==> run B <==
// Circle_Area_Calculator
module Circle_Area_Calculator(clk, rst, radius, area);
  input wire clk, rst;
  input wire [31:0] radius;
  output reg [31:0] area;
  wire [31:0] Square_radius, Result;
  parameter Pi = 32'b01000000010010010000111111010000;
  FloatMultiplier_rounding FM0(.Multiplicand(radius), .Multiplier(radius), .Result(Square_radius));
  FloatMultiplier_rounding FM1(.Multiplicand(Square_radius), .Multiplier(Pi), .Result(Result));
  always @(posedge clk) begin
	if(rst) begin
		area[31:0] <= 1'b0;
	end else begin
		area[31:0] <= Result[31:0];
	end
  end
endmodule
clock: 30.0 ns
lec_check: 0
abc_area: 1
cap_margin: 20
cell_pad_in_sites_detail_placement: 2
core_aspect_ratio: 0.99
core_margin: 3
core_utilization: 40
cts_cluster_diameter: 357
cts_cluster_size: 20
gpl_routability_driven: 0
place_density_lb_addon: 0.24
setup_slack_margin: 4.29
slew_margin: 20
tns_end_percent: 85
run.sh (not shown) runs the stock make flow with config.mk's settings and CLKGATE_MAP_FILE=.
==> run P (differences from run B) <==
- ABC_AREA: 1 -> not set
- CELL_PAD_IN_SITES_DETAIL_PLACEMENT: 2 -> not set
- CORE_ASPECT_RATIO: 0.99 -> not set
- CORE_MARGIN: 3 -> 2
- CORE_UTILIZATION: 40 -> 65
- CTS_CLUSTER_DIAMETER: 357 -> not set
- CTS_CLUSTER_SIZE: 20 -> not set
- GPL_ROUTABILITY_DRIVEN: 0 -> not set
- PLACE_DENSITY_LB_ADDON: 0.24 -> not set
- SETUP_SLACK_MARGIN: 4.29 -> not set
- TNS_END_PERCENT: 85 -> not set
==> flow/constraint.sdc (replaced) <==
create_clock -name core_clock -period 19.6 [get_ports {clk}]
set_input_delay 3.9200 -clock core_clock [delete_from_list [all_inputs] [get_ports {clk}]]
set_output_delay 3.9200 -clock core_clock [all_outputs]
set_load 0.01 [all_outputs]
==> summary of the runs <==
Run P never finished: it broke off in global routing. Run B stopped in clock tree synthesis with DPL-0033. In run P the synthesized cell count is smaller than in run B, by about 15%. Area after synthesis: run B is higher than run P (about 0.54%). Die size: run P is lower than run B (about 40%).
==> figures <==
Register share after synthesis: run P 1.92%; run B 1.91%
Cell count in the Yosys report: run P 4297; run B 5045
Horizontal die size: run P 227 µm; run B 292 µm
Status: run P aborted with a tool error; run B aborted with a tool error
Last stage reached: run P global routing; run B clock tree synthesis
Floorplan utilization: run P 65.9%; run B 40.5%
Compound Share, Synth: run P 25.5%; run B 16.9%
Count of unique library cells instantiated by Yosys: run P 106; run B 69
Gate count of the mapped netlist: run P 4297; run B 5045
Average cell area after synthesis: run P 7.51 µm²; run B 6.43 µm²
Die H: run P 227 µm; run B 289 µm
MUX share of area: run P 0.609%; run B 0%
Die outline area: run P 0.0514 mm²; run B 0.0845 mm²
Most frequent cell after synthesis: run P ha_1; run B inv_1
Fraction of synthesized cell area taken by the top area cell type: run P 24.4%; run B 24.3%

---

==> inputs of run a <==
Starting RTL as in the previous note.
export LEC_CHECK = 0
export ABC_AREA = 1
export CAP_MARGIN = 20
export CORE_MARGIN = 2
export CORE_UTILIZATION = 68
export CTS_CLUSTER_SIZE = 97
export PLACE_DENSITY = 0.37
export SLEW_MARGIN = 20
export TNS_END_PERCENT = 15
create_clock -name core_clock -period 21.7 [get_ports {clk}]
==> inputs of run b, as changes to run a <==
ABC_AREA = unset   (was 1)
CTS_CLUSTER_DIAMETER = 80   (was unset)
CTS_CLUSTER_SIZE = unset   (was 97)
MAX_ROUTING_LAYER = met4   (was unset)
PLACE_DENSITY = unset   (was 0.37)
TNS_END_PERCENT = 5   (was 15)
==> flow/constraint.sdc (replaced) <==
create_clock -name core_clock -period 26.9 [get_ports {clk}]
set_input_delay 5.3800 -clock core_clock [delete_from_list [all_inputs] [get_ports {clk}]]
set_output_delay 5.3800 -clock core_clock [all_outputs]
set_load 0.01 [all_outputs]
==> inputs of run c, as changes to run a <==
CTS_CLUSTER_DIAMETER = 345   (was unset)
CTS_CLUSTER_SIZE = unset   (was 97)
MAX_ROUTING_LAYER = met4   (was unset)
PLACE_DENSITY = unset   (was 0.37)
TNS_END_PERCENT = unset   (was 15)
==> flow/constraint.sdc (replaced) <==
create_clock -name core_clock -period 24.5 [get_ports {clk}]
set_input_delay 4.9000 -clock core_clock [delete_from_list [all_inputs] [get_ports {clk}]]
set_output_delay 4.9000 -clock core_clock [all_outputs]
set_load 0.01 [all_outputs]
==> qor.tcl <==
set qor(synth.top_cells.by_count) {inv_1 (1,077), nand2_1 (925), ha_1 (630)}
set qor(chip_area_um2) 49500
set qor(place_inst) 6984
set qor(haltStage) {4_1_cts}
set qor(outcome) {stopped before the end}
set qor(synth.cellmix.xorXnorShare) 0.161
set qor(error_line) {[ERROR DPL-0033] detailed placement checks failed during check placement.}
set qor(yosys.area_share.adder) 0.307
set qor(synthSimpleGateAreaFrac) 0.206
set qor(post_synthesis_mean_instance_area_um2) 6.43
set qor(dp_hpwl_mm) 105
[end of results for run a]
==> qor.tcl <==
set qor(post_synthesis_mean_instance_area_um2) 7.51
set qor(dp_hpwl_mm) 80.7
set qor(synth.cellmix.xorXnorShare) 0.164
set qor(final.setup.worst_slack_ps) -1080
set qor(chip_area_um2) 49200
set qor(final-setup-viol-count) 21
set qor(outcome) {complete, but fails checks}
set qor(place_inst) 5713
set qor(synth.top_cells.by_count) {ha_1 (630), xnor2_1 (416), a21oi_1 (406)}
set qor(so.violations) {negative setup slack}
set qor(synthSimpleGateAreaFrac) 0.192
[end of results for run b]
==> qor.tcl <==
set qor(outcome) {stopped before the end}
set qor(haltStage) {5_1_grt}
set qor(error_line) {[ERROR GRT-0232] Routing congestion too high. Check the congestion heatmap in the GUI.}
set qor(synthSimpleGateAreaFrac) 0.206
set qor(yosys.area_share.adder) 0.307
set qor(place_inst) 6641
set qor(port-buffer-count) 62
set qor(post_synthesis_mean_instance_area_um2) 6.43
set qor(chip_area_um2) 49500
set qor(synth.cellmix.xorXnorShare) 0.161
set qor(cts_made_buffers) 5
[end of results for run c]
